## P
Design yuv422_to_rgb, start of the top module:
module yuv422_to_rgb (
input             pclk               ,  
input             presetn            ,  
input      [31:0] paddr              ,  
input      [31:0] pwdata             ,  
output reg [31:0] prdata             ,  
input         	  pwrite             ,  
input         	  psel               ,  
input         	  penable            , 
output            pslverr            ,  
output            pready             ,  
output reg        irq                ,  
output reg [95:0] rgb_out               
);
For scale: ~2800 cells after synthesis, about 0.030 mm² of cells after synthesis.
Settings: LEC_CHECK=0, CAP_MARGIN=5, CORE_MARGIN=2, CORE_UTILIZATION=72, CTS_CLUSTER_DIAMETER=90, CTS_CLUSTER_SIZE=22, PLACE_DENSITY=0.66, SETUP_SLACK_MARGIN=-0.45, SLEW_MARGIN=20; clock period 6.57 ns.
run.sh (not shown) runs the stock make flow with config.mk's settings and CLKGATE_MAP_FILE=.
No crash in P: every stage finished, but the layout fails its final checks due to setup timing.
Input changes introduced in Q (baseline for comparison: P):
- a deleted CTS_CLUSTER_SIZE that had been 22
- a deleted SETUP_SLACK_MARGIN that had been -0.45
- a deleted PLACE_DENSITY that had been 0.66
- a change of CTS_CLUSTER_DIAMETER from 90 to 400
- a change of CAP_MARGIN from 5 to 20
- an added ABC_AREA of 1
- a change of CORE_UTILIZATION from 72 to 62
- a change of the clock period (ns, I/O delays scaled along) from 6.57 to 4.1
Findings:
- | met2 track demand over resource in global routing | Q vs P | 1.0 points lower |
- Q ended up with v1[1]$_DFFE_PN0P_ as its launch point of the worst path; P ended up with v1[2]$_DFFE_PN0P_.
- Run comparison: Q classification of the worst-slack hold path in -> async; P classification of the worst-slack hold path reg -> reg
- The termination of the worst setup path comes out conv2.r[7]$_DFFE_PN0P_ in one run and conv2.g[6]$_DFFE_PN0P_ in the other, namely in Q and P respectively.
- Summary of Q over P: routing usage on met1 up 1.4 points.
- Q — global-route usage over all layers 1.3 points higher, P as reference
- Taking P as the reference, in Q length of the first detailed-routing pass in iterations climbed 3; worst setup margin decreased 2.52 ns; fraction of the core area occupied by cells at floorplan went down 9.8 points; hold slack fell by 0.17 ns.
- Q against P; area of the multi-input gates is up by more than 10%.
- STATUS run=Q STAGES=ALL_DONE FINAL_CHECKS=FAILED CAUSE=setup timing
Here is what was changed in the inputs of R compared with Q.
- CTS_CLUSTER_DIAMETER removed (was 400)
- CORE_UTILIZATION changed from 62 to 61
- ABC_AREA removed (was 1)
- the clock period (ns, I/O delays scaled along) changed from 4.1 to 6.13
## What came out
R: all stages done; final checks FAILED (setup timing). Top layer reached by signal wires = met5: Q; top layer reached by signal wires = met4: R. R against Q: tightest slew margin relative to the limit grew by 6.4 points; total number of vias shrank by 29%; final HPWL from detailed placement shrank by about 17%. Between Q and R, the flow reports first-pass GRT wire length decreasing by more than 10%. Side by side, buffering stage count on the worst path with inverters included turned out lower in R than in Q. From Q to R the numbers moved as follows: final area dropped 11%, gate count after technology mapping went down about 27%, average detailed-routed wire length per instance decreased about 10%. [compare] base=Q new=R: number of cells on the critical path went down 5.

---

## run 1
Starting RTL as in the previous note.
// yuv422_to_rgb
module yuv422_to_rgb (
input             pclk               ,  
input             presetn            ,  
input      [31:0] paddr              ,  
input      [31:0] pwdata             ,  
output reg [31:0] prdata             ,  
input         	  pwrite             ,  
input         	  psel               ,  
input         	  penable            , 
output            pslverr            ,  
output            pready             ,  
output reg        irq                ,  
output reg [95:0] rgb_out               
);
localparam IDLE    = 3'd0;
localparam LOAD    = 3'd1;
localparam CONVERT = 3'd2;
reg  [7:0] yuv_mem [0:7];     
reg  [7:0] y0;                
reg  [7:0] u0;                
reg  [7:0] y1;                
reg  [7:0] v0;                
reg  [7:0] y2;                
reg  [7:0] u1;                
reg  [7:0] y3;                
reg  [7:0] v1;                
wire [7:0] r0;                
wire [7:0] g0;                
wire [7:0] b0;                
wire [7:0] r1;                
wire [7:0] g1;                
wire [7:0] b1;                
wire [7:0] r2;                
wire [7:0] g2;                
wire [7:0] b2;                
wire [7:0] r3;                
wire [7:0] g3;                
wire [7:0] b3;                
reg        cnt_writes;        
reg  [2:0] state;             
reg        start_conversion;  
wire [3:0] result_ready;      
yuv_to_rgb conv0 (.clk(pclk), .rst_n(presetn), .start_conversion(start_conversion), .y(y0), .u(u0), .v(v0), .r(r0), .g(g0), .b(b0), .pixel_ready(result_ready[0]));
yuv_to_rgb conv1 (.clk(pclk), .rst_n(presetn), .start_conversion(start_conversion), .y(y1), .u(u0), .v(v0), .r(r1), .g(g1), .b(b1), .pixel_ready(result_ready[1]));
yuv_to_rgb conv2 (.clk(pclk), .rst_n(presetn), .start_conversion(start_conversion), .y(y2), .u(u1), .v(v1), .r(r2), .g(g2), .b(b2), .pixel_ready(result_ready[2]));
yuv_to_rgb conv3 (.clk(pclk), .rst_n(presetn), .start_conversion(start_conversion), .y(y3), .u(u1), .v(v1), .r(r3), .g(g3), .b(b3), .pixel_ready(result_ready[3]));
assign pready  = 1'b1;
  ...
export LEC_CHECK = 0
export CAP_MARGIN = 0
export CORE_MARGIN = 7
export CORE_UTILIZATION = 40
export CTS_CLUSTER_SIZE = 17
export GPL_ROUTABILITY_DRIVEN = 0
export GPL_TIMING_DRIVEN = 0
export SETUP_SLACK_MARGIN = -0.88
export SLEW_MARGIN = 0
create_clock -name core_clock -period 13.8 [get_ports {pclk}]
Inputs modified between run 1 and run 2:
- CAP_MARGIN now 20, was 0
- SETUP_SLACK_MARGIN no longer set, was -0.88
- SLEW_MARGIN now 20, was 0
- GPL_TIMING_DRIVEN no longer set, was 0
- CTS_CLUSTER_SIZE no longer set, was 17
- CORE_MARGIN now 2, was 7
- GPL_ROUTABILITY_DRIVEN no longer set, was 0
- CORE_UTILIZATION now 59, was 40
- the clock period (ns, I/O delays scaled along) now 4.1, was 13.8
The flow did not stop early for run 1: all stages ran, and the layout cleared the timing, design-rule and antenna checks.
The flow for run 2 finished, though final verification flagged setup timing.
| quantity of gates resized following cts | lower: run 1 |
Run 2 vs. run 1: area growth from synthesis to layout +21 points; non-clock buffer count increased by 230% relative to the old numbers.
Of run 1 and run 2, the higher total negative setup slack belongs to run 1.
Wire length on met2 (run 2 vs. run 1) increases by more than 10%
Multi-input gate area in the final layout grows by more than 10% when moving from run 1 to run 2.
What run 3 does differently from run 2 at the input level:
- a change of CORE_UTILIZATION from 59 to 72
- an added CTS_CLUSTER_SIZE of 97
- an added PLACE_DENSITY_LB_ADDON of 0.0
- an added CTS_CLUSTER_DIAMETER of 400
- an added CORE_ASPECT_RATIO of 0.5
- an added TNS_END_PERCENT of 15
- an added ABC_AREA of 1
Notes after the runs:
Between run 2 and run 3, number of cells after detailed placement is higher for run 3, run 2 comes in under that.
On global placer's final weighted congestion: between run 2 and run 3, it ends up lower for run 2.
Run 2 → run 3: die boundary width went up, die outline height went down, area fraction in compound gates went down, synthesized cell count went up.
Status(run 3) = ERROR, stage = global routing
Fraction of the mapped netlist area in adder cells delta for run 3 relative to run 2: 1.3 points lower
The die size in run 3 sits about 14% below the value recorded for run 2.

---

## run A
yuv422_to_rgb again, from the RTL that the note above started with.
==> flow/config.mk <==
export PLATFORM = sky130hd
export DESIGN_NAME = yuv422_to_rgb
export DESIGN_NICKNAME = yuv422_to_rgb
export VERILOG_FILES = /design/flow/design.v
export SDC_FILE = /design/flow/constraint.sdc
export NUM_CORES = 4
export LEC_CHECK = 0
export ABC_AREA = 1
export CAP_MARGIN = 20
export CELL_PAD_IN_SITES_DETAIL_PLACEMENT = 0
export CELL_PAD_IN_SITES_GLOBAL_PLACEMENT = 1
export CORE_ASPECT_RATIO = 1.49
export CORE_MARGIN = 5
export CORE_UTILIZATION = 48
export GPL_TIMING_DRIVEN = 0
export MAX_ROUTING_LAYER = met4
export MIN_ROUTING_LAYER = met2
export PLACE_DENSITY_LB_ADDON = 0.26
export SETUP_SLACK_MARGIN = 0.19
export SLEW_MARGIN = 20
export TNS_END_PERCENT = 90
==> flow/constraint.sdc <==
create_clock -name core_clock -period 13.6 [get_ports {pclk}]
set_input_delay 2.7200 -clock core_clock [delete_from_list [all_inputs] [get_ports {pclk}]]
set_output_delay 2.7200 -clock core_clock [all_outputs]
set_load 0.01 [all_outputs]
Modified inputs, run B compared to run A
Settings: GPL_TIMING_DRIVEN no longer set, was 0; CELL_PAD_IN_SITES_GLOBAL_PLACEMENT no longer set, was 1; CORE_UTILIZATION now 68, was 48; PLACE_DENSITY_LB_ADDON no longer set, was 0.26; TNS_END_PERCENT no longer set, was 90; CTS_CLUSTER_SIZE now 35, previously not set; SETUP_SLACK_MARGIN no longer set, was 0.19; CORE_ASPECT_RATIO no longer set, was 1.49; ABC_AREA no longer set, was 1; MIN_ROUTING_LAYER no longer set, was met2; CORE_MARGIN now 2, was 5; MAX_ROUTING_LAYER no longer set, was met4; CELL_PAD_IN_SITES_DETAIL_PLACEMENT no longer set, was 0; the clock period (ns, I/O delays scaled along) now 6.66, was 13.6.
## What came out
STATUS run=run B STAGES=ALL_DONE FINAL_CHECKS=FAILED CAUSE=setup timing
Comparing run A and run B, final-report setup violation count is higher on run B.
Taking run A as 1.0, run B lands at 1.5 on non-clock buffer count.
The final reports for run B and run A show sum of net half-perimeters after detailed placement lower in the former.
On wire length after detailed routing, run B does better than run A.
Per the comparison of run B with run A, initial standard-cell utilization of the core rose by 20 points; clock skew ~0 delta.
Run B: post-synthesis share of cell area spent on xor and xnor gates 0.32 points below run A
Changes observed in run B relative to run A: critical path's largest stage delay fell by 0.34 ns, cell area rose by about 2.6%.
Taking run A as the reference point, the die outline width of run B falls by 2.4%.
The following lists how run C was set up differently from run B:
Settings: CORE_UTILIZATION now 40, was 68; CTS_CLUSTER_SIZE no longer set, was 35; the clock period (ns, I/O delays scaled along) now 8.15, was 6.66.
Results
Comparing run B and run C, the one run not ending clean was run B.
Final checks on run B, whose flow otherwise completed, came back failing, citing setup timing.
Re post-layout period usage of the worst path: run B was higher than run C.
On clock network area share, run C tracks run B almost exactly.
Compared with run B, in run C fmax dropped about 9%; floorplan die height higher.
Per the comparison of run C with run B, floorplan row count higher, post-synthesis cell area roughly the same.
When the final numbers for run B and run C were put side by side, the shortest period the worst path allows turned out to be greater in run C.
Compared with run B, run C shows count of clock-buffer cells in the layout that has gone up by more than 10%.
### run C -> run D
Settings: CORE_UTILIZATION now 61, was 40; PLACE_DENSITY now 0.35, previously not set; CTS_CLUSTER_SIZE now 100, previously not set; the clock period (ns, I/O delays scaled along) now 6.29, was 8.15.
Findings:
In run D the implementation ran to completion but is not tape-out ready, as the final checks report setup timing. In the tables for run C and run D, area added between synthesis and finish reads lower with run C. In run D the largest net degree at the start of global routing turned out 18% higher than in run C. Core utilization ended up 32 points higher on run D than on run C.
diff inputs: run D => run E
Settings: CORE_UTILIZATION changed from 61 to 40; PLACE_DENSITY removed (was 0.35); CTS_CLUSTER_SIZE removed (was 100); HOLD_SLACK_MARGIN newly set to 0.18; GPL_ROUTABILITY_DRIVEN newly set to 0; the clock period (ns, I/O delays scaled along) changed from 6.29 to 9.0.
==> comparison <==
Run E finished every step from synthesis to the final layout, and the layout passed the timing, design-rule and antenna checks.
In the metrics for run D and run E, the one carrying the higher worst slack after detailed placement is run E.
Measured against run E, the number of well taps of run D comes out at 0.64 times the reference value.
Comparing run D and run E, the lower initial cell density of the core was measured on run E.
Run E vs run D, number of design-rule violations left by the first detailed-router iteration went up by about 2.7%.
The number of search-and-repair iterations in the first detailed-routing pass of run E falls short of that of run D by 2.
Portion of the layout cell area used by non-clock buffers | run E below run D
~same sequential standard cell area in run D and run E
### run E -> run F
Settings: swapping 20 for 5 in CAP_MARGIN; clearing GPL_ROUTABILITY_DRIVEN, which used to be 0; clearing HOLD_SLACK_MARGIN, which used to be 0.18; putting CTS_CLUSTER_DIAMETER at 90 where nothing was set; swapping 40 for 72 in CORE_UTILIZATION; putting PLACE_DENSITY at 0.66 where nothing was set; swapping 9.0 for 6.57 in the clock period (ns, I/O delays scaled along).
### Flow results
Compared with run E, the router placed more vias in run F.
Run F against run E; number of global-route vias before repair is up by more than 10%.
From the logs: run F reached the end of the flow and failed the layout checks with setup timing.
Run F vs run E — combinational cell area excluding buffers and inverters climbed by a little under 10%
Taking run E as the reference, in run F detailed-router iteration count before antenna repair rose 1, share of the final layout cell area in sequential cells fell 1.8 points, period utilization rose 20 points, final wirelength rose about 16%.
When run F is set beside run E, its area overhead of the layout relative to synthesis turns out to be 8.6 points larger.
Run F vs run E on design area: run F is the higher one.

---

Starting RTL as in the previous note.
// yuv422_to_rgb
module yuv422_to_rgb (
input             pclk               ,  
input             presetn            ,  
input      [31:0] paddr              ,  
input      [31:0] pwdata             ,  
output reg [31:0] prdata             ,  
input         	  pwrite             ,  
input         	  psel               ,  
input         	  penable            , 
output            pslverr            ,  
output            pready             ,  
output reg        irq                ,  
output reg [95:0] rgb_out               
);
clock: 15.2 ns
lec_check: 0
abc_area: 0
cap_margin: 20
cell_pad_in_sites_detail_placement: 0
core_margin: 2
core_utilization: 72
cts_cluster_diameter: 103
hold_slack_margin: 0.08
min_routing_layer: met1
setup_slack_margin: 2.12
slew_margin: 20
tns_end_percent: 10
Then changed:
--- a/flow/config.mk
+++ b/flow/config.mk
@@ -8 +8 @@
-export ABC_AREA = 0
+export ABC_AREA = 1
@@ -12,2 +12 @@
-export CORE_UTILIZATION = 72
-export CTS_CLUSTER_DIAMETER = 103
+export CORE_UTILIZATION = 58
@@ -16 +15 @@
-export SETUP_SLACK_MARGIN = 2.12
+export PLACE_DENSITY_LB_ADDON = 0.19
==> flow/constraint.sdc (replaced) <==
create_clock -name core_clock -period 5.84 [get_ports {pclk}]
set_input_delay 1.1680 -clock core_clock [delete_from_list [all_inputs] [get_ports {pclk}]]
set_output_delay 1.1680 -clock core_clock [all_outputs]
set_load 0.01 [all_outputs]
The new run produced a layout that fails on negative setup slack.
Flip-flop count does not change.
Global-route usage went down by 6.4 points.
Hold slack is worse by 0.022 ns.
Maximum frequency went up by 29%.
Count of clock-buffer cells in the layout went up by 3.
Final area went up by 14%.
Worst setup slack is worse by 7.5 ns.
First-iteration DRC count went up by 12%.
Register-to-register slack is worse by 7.5 ns.
Final cell count went up by 42%.
Then changed:
--- a/flow/config.mk
+++ b/flow/config.mk
@@ -8 +8 @@
-export ABC_AREA = 1
+export ABC_AREA = 0
@@ -12 +12 @@
-export CORE_UTILIZATION = 58
+export CORE_UTILIZATION = 72
@@ -15 +15,2 @@
-export PLACE_DENSITY_LB_ADDON = 0.19
+export PLACE_DENSITY_LB_ADDON = 0.26
+export SETUP_SLACK_MARGIN = 2.12
==> flow/constraint.sdc (replaced) <==
create_clock -name core_clock -period 15.2 [get_ports {pclk}]
set_input_delay 3.0400 -clock core_clock [delete_from_list [all_inputs] [get_ports {pclk}]]
set_output_delay 3.0400 -clock core_clock [all_outputs]
set_load 0.01 [all_outputs]
- The new run produced a clean layout
- design area drops by roughly a tenth
- die size went down by about a fifth
- register-to-register slack improved by 7.8 ns
- worst hold slack improved by 0.019 ns
Then changed:
==> flow/config.mk (replaced) <==
export PLATFORM = sky130hd
export DESIGN_NAME = yuv422_to_rgb
export DESIGN_NICKNAME = yuv422_to_rgb
export VERILOG_FILES = /design/flow/design.v
export SDC_FILE = /design/flow/constraint.sdc
export NUM_CORES = 4
export LEC_CHECK = 0
export CAP_MARGIN = 20
export CORE_MARGIN = 2
export CORE_UTILIZATION = 57
export SLEW_MARGIN = 20
==> flow/constraint.sdc (replaced) <==
create_clock -name core_clock -period 4.53 [get_ports {pclk}]
set_input_delay 0.9060 -clock core_clock [delete_from_list [all_inputs] [get_ports {pclk}]]
set_output_delay 0.9060 -clock core_clock [all_outputs]
set_load 0.01 [all_outputs]
Effect:
- The new run completed, yet does not pass: negative setup slack
- hold slack gets worse by 0.075 ns
- die size rises by 26%
- cell count went up by 22%
- non-clock buffer count climbs by 598
- wire length went up by 18%
- design area climbs by 21%
